job 8696:
## WcaUpConverter
module WcaUpConverter
(
	input              	clock,
	input              	reset,
	input              	enable,
	input  	wire [7:0]  	cfg,				 
	input  	wire       		strobe_cic,   	 
	input  	wire [31:0] 	phase_cordic, 	 
	input		wire [3:0]  	log2_rate,
	input	  wire			strobe_if,
	input   wire	[31:0] iq_bb_in,
	output  reg		[23:0] iq_if_out
  );
Settings: LEC_CHECK=0, CAP_MARGIN=20, CELL_PAD_IN_SITES_DETAIL_PLACEMENT=1, CELL_PAD_IN_SITES_GLOBAL_PLACEMENT=1, CORE_MARGIN=6, CORE_UTILIZATION=33, CTS_CLUSTER_DIAMETER=240, MIN_ROUTING_LAYER=met2, SLEW_MARGIN=20; clock period 8.0 ns.
run.sh (not shown) runs the stock make flow with config.mk's settings and CLKGATE_MAP_FILE=.
No stage failed in job 8696, and the final checks on the layout all came back clean.
Input-level comparison between job 5197 and job 8696:
==> flow/config.mk <==
export PLATFORM = sky130hd
export DESIGN_NAME = WcaUpConverter
export DESIGN_NICKNAME = WcaUpConverter
export VERILOG_FILES = /design/flow/design.v
export SDC_FILE = /design/flow/constraint.sdc
export NUM_CORES = 4
export LEC_CHECK = 0
export CAP_MARGIN = 20
export CORE_MARGIN = 2
export CORE_UTILIZATION = 40
export SLEW_MARGIN = 20
==> comparison <==
Of job 5197 and job 8696, the lower fmax belongs to job 8696. | multi-input logic portion of the cell area | higher: job 5197 |. Higher area of the core was reported by job 8696, not job 5197. Any difference in final-layout worst hold slack between job 5197 and job 8696 is small enough to ignore. Compared with job 8696, in job 5197 delay of the slowest critical-path stage higher, final period utilization now sits lower.
> inputs changed (job 5197 -> job 3684)
-- flow/config.mk --
<<< job 5197, line 6
export NUM_CORES = 4
export LEC_CHECK = 0
export CAP_MARGIN = 20
export CORE_MARGIN = 2
export CORE_UTILIZATION = 40
export SLEW_MARGIN = 20
>>> job 3684, line 6
export NUM_CORES = 4
export LEC_CHECK = 0
export ABC_AREA = 1
export CAP_MARGIN = 20
export CORE_MARGIN = 2
export CORE_UTILIZATION = 72
export CTS_CLUSTER_DIAMETER = 387
export SETUP_SLACK_MARGIN = 0.57
export SLEW_MARGIN = 20
==> flow/constraint.sdc <==
create_clock -name core_clock -period 3.8 [get_ports {clock}]
set_input_delay 0.7600 -clock core_clock [delete_from_list [all_inputs] [get_ports {clock}]]
set_output_delay 0.7600 -clock core_clock [all_outputs]
set_load 0.01 [all_outputs]
[summary]
Xor and xnor area share after synthesis came out lower on job 3684 than on job 5197.
The floorplan die height reported for job 3684 is smaller than that of job 5197 by 83 um.
Looking at count of unique library cells instantiated by Yosys across job 5197 and job 3684, the one that comes out higher is job 5197.
Comparing critical path depth for job 5197 and job 3684, the smaller number came from job 3684.
Re met3 routing resource usage after global routing: job 5197 was lower than job 3684.
Summary: with job 5197 as the reference, filler cell count in the final layout in job 3684 moved down by more than a quarter.
Changes observed in job 3684 relative to job 5197: final cell count without fillers went up about 37%; wire length picked up an extra 62000 um; total power increased by 73% relative to the old numbers; clock skew now larger.
## Diff of input files: job 7720 against job 3684
==> flow/config.mk <==
export PLATFORM = sky130hd
export DESIGN_NAME = WcaUpConverter
export DESIGN_NICKNAME = WcaUpConverter
export VERILOG_FILES = /design/flow/design.v
export SDC_FILE = /design/flow/constraint.sdc
export NUM_CORES = 4
export LEC_CHECK = 0
export CAP_MARGIN = 20
export CORE_MARGIN = 2
export CORE_UTILIZATION = 72
export CTS_CLUSTER_SIZE = 10
export SLEW_MARGIN = 20
==> flow/constraint.sdc <==
create_clock -name core_clock -period 3.75 [get_ports {clock}]
set_input_delay 0.7500 -clock core_clock [delete_from_list [all_inputs] [get_ports {clock}]]
set_output_delay 0.7500 -clock core_clock [all_outputs]
set_load 0.01 [all_outputs]
[summary]
Job 7720 finished end to end and its layout was clean on timing, DRC and antenna. Compared with job 3684, in job 7720 wire length fell by 22%; sequential share of cell area climbed 3.6 points. When the final numbers for job 3684 and job 7720 were put side by side, the met3 track utilization from global routing turned out to be greater in job 7720. In job 7720 the ratio of final minimum period to clock period turned out 18 points higher than in job 3684. Job 7720: count of clock-buffer cells in the layout higher than job 3684. Diff job 3684 -> job 7720: xor and xnor area share after synthesis shows an increase of 2.9 points, count of cell types in the netlist shows an increase of about 80%.
Power and IR drop assume default switching activity.
